build 84:
==> flow/design.v <==
module ari_unit #(parameter width =16,parameter MSB=32)  
(      input      [width-1:0] A,
       input      [width-1:0] B,
       input                  clk,
       input                  rest,
       input      [1:0]       alu_fun,
       input                  ari_EN,
       output reg [width-1:0] ari_out,  
       output reg             carry_out,
       output reg             ari_flag
       );
       reg  [width-1:0] ari_out_reg;  
 always @(posedge clk or negedge rest)  
       begin 
         if(!rest)
        ari_out <='b0;
      else
          ari_out <=ari_out_reg;
       end  
 always @(*)
      begin 
        carry_out=1'b0;
        ari_flag=1'b0;
        ari_out_reg='b0;
        if(ari_EN)
          begin
          case(alu_fun)    
          2'b00: begin
                 { carry_out,ari_out_reg}=A+B;
                  ari_flag=1'b1;
                  end 
          2'b01:begin
                {carry_out,ari_out_reg}=A-B;                  
                 ari_flag=1'b1;
                end                               
          2'b10:begin
                ari_out_reg=A*B;
                ari_flag=1'b1;
                end                                 
          2'b11:begin
                if(B=='b0)
                  ari_out_reg={width{1'b1}};  
                else
                  ari_out_reg=A/B;
                ari_flag=1'b1;
               end                   
          default: ari_out_reg='b0; 
          endcase
        end  
        else
            begin
            ari_out_reg='b0;
            end   
      end
  endmodule   
module cmp_unit #(parameter width =16)  
(      input      [width-1:0] A,
       input      [width-1:0] B,
       input                  clk,
       input                  rest,
       input      [1:0]       alu_fun,
       input                  cmp_EN,
       output reg [width-1:0] cmp_out,
       output reg             cmp_flag
       );
       reg [width-1:0]  cmp_out_reg; 
 always @(posedge clk or negedge rest)   
       begin 
         if(!rest)
        cmp_out <='b0;
      else
          cmp_out <=cmp_out_reg;
       end  
 always @(*)
      begin 
        cmp_flag=1'b0;
        cmp_out_reg=1'b0;
        if(cmp_EN)
          begin
              case(alu_fun)    
              2'b00: begin
                        cmp_out_reg='b0;
                        cmp_flag=1'b1;
                     end                                       
              2'b01:begin
                     if(A==B)
                       begin
                        cmp_out_reg='b1;
                        cmp_flag=1'b1;
                       end 
                      else
                        begin
                        cmp_out_reg='b0;
                        end
                    end
              2'b10:begin
                     if(A>B)
                       begin
                        cmp_out_reg='b10;
                        cmp_flag=1'b1;
                       end 
                      else
                        begin
                        cmp_out_reg='b0;
                        end
                    end
              2'b11:begin
                     if(A<B)
                       begin
                        cmp_out_reg='b11;
                        cmp_flag=1'b1;
                       end 
                      else
                        begin
                        cmp_out_reg='b0;
                        end
                    end
              default: cmp_out_reg='b0; 
              endcase
       end        
       else
          begin
          cmp_out_reg='b0;
          end 
      end
  endmodule   
module log_unit #(parameter width =16)  
(      input      [width-1:0] A,
       input      [width-1:0] B,
       input                  clk,
       input                  rest,
       input      [1:0]       alu_fun,
       input                  log_EN,
       output reg [width-1:0] log_out,
       output reg             log_flag
       );
       reg  [width-1:0] log_out_reg; 
 always @(posedge clk or negedge rest)   
       begin 
         if(!rest)
        log_out <=1'b0;
      else
          log_out <=log_out_reg;
       end  
 always @(*)
      begin 
        log_flag=1'b0;
        log_out_reg='b0;
        if(log_EN)
        begin  
             case(alu_fun)    
             2'b00: begin                    
                        log_out_reg=A&B;
                        log_flag=1'b1;
                    end                                     
            2'b01:begin     
                        log_out_reg=A|B;
                        log_flag=1'b1;
                   end     
            2'b10:begin                  
                        log_out_reg=~(A&B);
                        log_flag=1'b1;
                  end                    
           2'b11:begin           
                        log_out_reg=~(A|B);
                        log_flag=1'b1;
                 end                  
           default: log_out_reg='b0; 
          endcase  
        end
        else
            begin
            log_out_reg='b0;
            end
      end      
  endmodule   
module shift_unit #(parameter width =16)  
(      input      [width-1:0] A,
       input      [width-1:0] B,
       input                  clk,
       input                  rest,
       input      [1:0]       alu_fun,
       input                  shift_EN,
       output reg [(width*2)-1:0] shift_out,
       output reg             shift_flag
       );
       reg  [(width*2)-1:0]  shift_out_reg; 
 always @(posedge clk or negedge rest)   
       begin 
         if(!rest)
        shift_out <='b0;
      else
          shift_out <=shift_out_reg;
       end  
 always @(*)
      begin 
        shift_flag=1'b0;
        shift_out_reg='b0;
        if(shift_EN)
          begin
          case(alu_fun)    
              2'b00:begin              
                        shift_out_reg=A>>1;
                        shift_flag=1'b1;
                    end                                   
              2'b01:begin
                        shift_out_reg=A<<1;
                        shift_flag=1'b1;
                    end                 
              2'b10:begin
                        shift_out_reg=B>>1;
                        shift_flag=1'b1;
                    end 
              2'b11:begin   
                        shift_out_reg=B<<1;
                        shift_flag=1'b1;
                    end 
             default: shift_out_reg='b0; 
             endcase  
          end
          else
             begin
             shift_out_reg='b0;
             end
      end       
  endmodule   
module dec_unit   
(     
       input           [1:0]     alu_fun,
       output    reg             ari_EN,
       output    reg             log_EN,
       output    reg             cmp_EN,
       output    reg             shift_EN
       );
 always @(*)  
       begin 
       ari_EN=1'b0;
       log_EN=1'b0;
       cmp_EN=1'b0;
       shift_EN=1'b0;
       casex(alu_fun)
         2'b00:ari_EN=1'b1;
         2'b11:shift_EN=1'b1;
         2'b10:cmp_EN=1'b1;
         2'b01:log_EN=1'b1;
         default: begin
                   ari_EN=1'b0;
                   log_EN=1'b0;
                   cmp_EN=1'b0;
                   shift_EN=1'b0;
                  end
       endcase           
       end         
endmodule 
module ALU_TOP #(parameter wid =16,parameter MB=32)   
  (
   input  wire [wid-1:0] A,
   input  wire [wid-1:0] B,
   input  wire [3:0]     alu_fun,
   input  wire           clk,
   input  wire           rest,
   output wire  [wid-1:0]  ari_out,   
   output wire            carry_out,
   output wire            ari_flag,
   output wire  [wid-1:0] log_out,
   output wire            log_flag,
   output wire  [wid-1:0] cmp_out,
   output wire            cmp_flag,
   output wire  [wid-1:0] shift_out,
   output wire            shift_flag
   ); 
  wire  AR_EN,LO_EN,CM_EN,SH_EN; 
  wire [1:0]  ms,ls;
  assign ms=alu_fun[1:0];
  assign ls=alu_fun[3:2];
  ari_unit U_arithmatic (
  .A(A),
  .B(B),
  .clk(clk),
  .rest(rest),
  .alu_fun(ms),
  .ari_EN(AR_EN),
  .ari_out(ari_out),
  .carry_out(carry_out),
  .ari_flag(ari_flag)
  );
  cmp_unit U_compare (
  .A(A),
  .B(B),
  .clk(clk),
  .rest(rest),
  .alu_fun(ms),
  .cmp_EN(CM_EN),
  .cmp_out(cmp_out),
  .cmp_flag(cmp_flag)
  );
  log_unit U_logic (
  .A(A),
  .B(B),
  .clk(clk),
  .rest(rest),
  .alu_fun(ms),
  .log_EN(LO_EN),
  .log_out(log_out),
  .log_flag(log_flag)
  );
  shift_unit U_shift (
  .A(A),
  .B(B),
  .clk(clk),
  .rest(rest),
  .alu_fun(ms),
  .shift_EN(SH_EN),
  .shift_out(shift_out),
  .shift_flag(shift_flag)
  );
  dec_unit U_decoder (
  .alu_fun(ls),
  .cmp_EN(CM_EN),
  .ari_EN(AR_EN),
  .shift_EN(SH_EN),
  .log_EN(LO_EN)
  );
endmodule 
Settings: LEC_CHECK=0, ABC_AREA=1, CAP_MARGIN=20, CORE_ASPECT_RATIO=0.99, CORE_MARGIN=2, CORE_UTILIZATION=70, CTS_CLUSTER_DIAMETER=196, CTS_CLUSTER_SIZE=68, HOLD_SLACK_MARGIN=0.06, MAX_ROUTING_LAYER=met5, PLACE_DENSITY=0.62, SETUP_SLACK_MARGIN=-0.94, SLEW_MARGIN=20, TNS_END_PERCENT=90; clock period 29.5 ns.
run.sh (not shown) runs the stock make flow with config.mk's settings and CLKGATE_MAP_FILE=.
In build 84 the implementation ran to completion but is not tape-out ready, as the final checks report negative setup slack.
diff inputs: build 84 => build 98
Settings: GPL_ROUTABILITY_DRIVEN now 1, previously not set; CORE_UTILIZATION now 56, was 70; CORE_MARGIN now 6, was 2; HOLD_SLACK_MARGIN no longer set, was 0.06; SETUP_SLACK_MARGIN no longer set, was -0.94; GPL_TIMING_DRIVEN now 1, previously not set; CORE_ASPECT_RATIO now 1.12, was 0.99; CELL_PAD_IN_SITES_GLOBAL_PLACEMENT now 2, previously not set; TNS_END_PERCENT now 65, was 90; PLACE_DENSITY now 0.51, was 0.62.
### Flow results
In the summary table, build 98 is marked failed, with error GPL-0301 raised in global placement without I/O.
The final report for build 84 shows a completed flow and a layout that fails verification, specifically negative setup slack.
Post-synthesis cell area: build 98 vs build 84 identical
Diff build 98..build 84 | synthesized chip area reported by yosys | negligible
Build 98 ends up with a die width that is 10% higher than in build 84.
Yosys stat cell total: build 84 vs build 98 identical
Build 84 → build 98: die area up 36%; starting utilization of the core area now smaller.
| count of library flops with an enable pin | build 84 vs build 98 | ≈ equal |
Number of rows created at floorplan in build 98 is about 17% higher than in build 84
Min die outline height across build 84 and build 98: build 84
[build 98] core region area rose about 22% relative to build 84
What build 79 does differently from build 98 at the input level:
Settings: putting SETUP_SLACK_MARGIN at -0.4 where nothing was set; swapping 6 for 2 in CORE_MARGIN; putting HOLD_SLACK_MARGIN at 0.29 where nothing was set; swapping 65 for 90 in TNS_END_PERCENT; clearing CELL_PAD_IN_SITES_GLOBAL_PLACEMENT, which used to be 2; swapping 56 for 71 in CORE_UTILIZATION; clearing GPL_TIMING_DRIVEN, which used to be 1; clearing PLACE_DENSITY, which used to be 0.51; clearing GPL_ROUTABILITY_DRIVEN, which used to be 1; putting PLACE_DENSITY_LB_ADDON at 0.07 where nothing was set.
[summary]
- In the metrics for build 79 and build 98, the one carrying the lower placement row count is build 79.
- Build 79 against build 98: simple-gate share of the synthesized area roughly the same, die outline width went down, floorplan core area lower, chip area decreased by 0.0087 sq mm relative to the old numbers.
- Build 79: flow complete, layout not clean; failing: negative setup slack
## Diff of input files: build 70 against build 79
Settings: CELL_PAD_IN_SITES_GLOBAL_PLACEMENT newly set to 2; GPL_TIMING_DRIVEN newly set to 0; PLACE_DENSITY_LB_ADDON removed (was 0.07); TNS_END_PERCENT changed from 90 to 65; CORE_UTILIZATION changed from 71 to 63; HOLD_SLACK_MARGIN removed (was 0.29); PLACE_DENSITY newly set to 0.51; MAX_ROUTING_LAYER changed from met5 to met4.
--- outcome ---
Build 70 terminated abnormally: global placement without I/O reported GPL-0301.
Status: fraction of the mapped netlist area in simple logic gates parity (build 79, build 70)
Horizontal extent of the die on build 70 is up relative to build 79.
In the reports for build 79 and build 70, the larger floorplan-stage core utilization belongs to build 79.
Taking build 79 as the reference, in build 70 number of cell rows higher; yosys stat chip area level; overall chip area up 0.0028 sq mm; total core area higher.
